==> inputs of exp/onyx <==
## ted
module ted
(
	input         clk,				 
	input         reset,
	input  [15:0] addr_in,
	output [15:0] addr_out,
	input   [7:0] data_in,
	output  [7:0] data_out,
	input         rw,
	output        cpuclk,			 
	output  [6:0] color,				 
	output        csync,
	output reg    hsync,
	output reg    vsync,
	output reg    hblank,
	output reg    vblank_out,
	input         wide,
	output        ce_pix,
	output        irq,
	output        ba,
	output reg    cs_io,
	output reg    cs_ram,
	output reg    cs0,
	output reg    cs1,
	output reg    aec,
	output  [4:0] snd,
	output        pal,
	input   [7:0] k,
	input   [1:0] tvmode,
	output        cpuenable			 
);
parameter TIMER1LO=6'h00;
parameter TIMER1HI=6'h01;
parameter TIMER2LO=6'h02;
parameter TIMER2HI=6'h03;
parameter TIMER3LO=6'h04;
parameter TIMER3HI=6'h05;
parameter CONTROL1=6'h06;
parameter CONTROL2=6'h07;
parameter KEYLATCH=6'h08;
parameter IRQ		=6'h09;
parameter IRQEN	=6'h0A;
parameter RASTER	=6'h0B;
parameter CURPOSHI=6'h0C;
parameter CURPOSLO=6'h0D;
parameter CH1FREQLO=6'h0E;
parameter CH2FREQLO=6'h0F;
parameter CH2FREQHI=6'h10;
parameter SOUNDCTRL=6'h11;
parameter BMAPBASE=6'h12;
parameter CHARBASE=6'h13;
parameter VIDEOBASE=6'h14;
parameter BGCOLOR0=6'h15;
parameter BGCOLOR1=6'h16;
parameter BGCOLOR2=6'h17;
parameter BGCOLOR3=6'h18;
parameter EXCOLOR=6'h19;
parameter CHARPOSRELOADHI=6'h1A;
parameter CHARPOSRELOADLO=6'h1B;
parameter VSCANPOSHI=6'h1C;
parameter VSCANPOSLO=6'h1D;
parameter HSCANPOS=6'h1E;
  ...
clock: 6.91 ns
lec_check: 0
cap_margin: 25
core_aspect_ratio: 0.67
core_margin: 2
core_utilization: 24
cts_cluster_diameter: 174
gpl_timing_driven: 0
max_routing_layer: met5
place_density: 0.37
setup_slack_margin: 1.88
slew_margin: 20
tns_end_percent: 25
run.sh (not shown) runs the stock make flow with config.mk's settings and CLKGATE_MAP_FILE=.
==> exp/quartz (differences from exp/onyx) <==
Settings changed: CORE_UTILIZATION 24 to 72, GPL_TIMING_DRIVEN 0 to 1, PLACE_DENSITY 0.37 to 0.35, SETUP_SLACK_MARGIN 1.88 to 0.92.
==> flow/constraint.sdc (replaced) <==
create_clock -name core_clock -period 3.34 [get_ports {clk}]
set_input_delay 0.6680 -clock core_clock [delete_from_list [all_inputs] [get_ports {clk}]]
set_output_delay 0.6680 -clock core_clock [all_outputs]
set_load 0.01 [all_outputs]
==> exp/willow (differences from exp/onyx) <==
Settings changed: ABC_AREA set to 1, CAP_MARGIN 25 to 20, CORE_ASPECT_RATIO 0.67 to unset, CORE_UTILIZATION 24 to 72, CTS_CLUSTER_DIAMETER 174 to unset, CTS_CLUSTER_SIZE set to 98, GPL_TIMING_DRIVEN 0 to unset, MAX_ROUTING_LAYER met5 to unset, PLACE_DENSITY 0.37 to 0.39, SETUP_SLACK_MARGIN 1.88 to unset, TNS_END_PERCENT 25 to unset.
==> flow/constraint.sdc (replaced) <==
create_clock -name core_clock -period 3.31 [get_ports {clk}]
set_input_delay 0.6620 -clock core_clock [delete_from_list [all_inputs] [get_ports {clk}]]
set_output_delay 0.6620 -clock core_clock [all_outputs]
set_load 0.01 [all_outputs]
==> notes <==
Of exp/willow and exp/onyx, exp/willow has the higher sequential power (gap about 110%, measured against exp/onyx). In exp/onyx the routed wire length is larger than in exp/willow, by 29%. Between exp/onyx and exp/willow, the lower hold slack is in exp/willow (gap 0.039 ns). Of exp/willow and exp/onyx, exp/willow has the higher total power (gap 98%, measured against exp/onyx). Against exp/onyx, the combinational power of exp/willow is larger by 100%. In exp/willow the count of clock-buffer cells in the layout is lower than in exp/onyx, by 56. Between exp/onyx and exp/willow, the lower clock power is in exp/onyx (gap 47%, measured against exp/willow). In exp/onyx the cell count is higher than in exp/willow, by 19%. exp/onyx ran to the end with no violations. exp/willow passed the timing, DRC and antenna checks. exp/quartz died in global routing.
Power figures rest on the tool's default switching activity, not on a simulated workload.
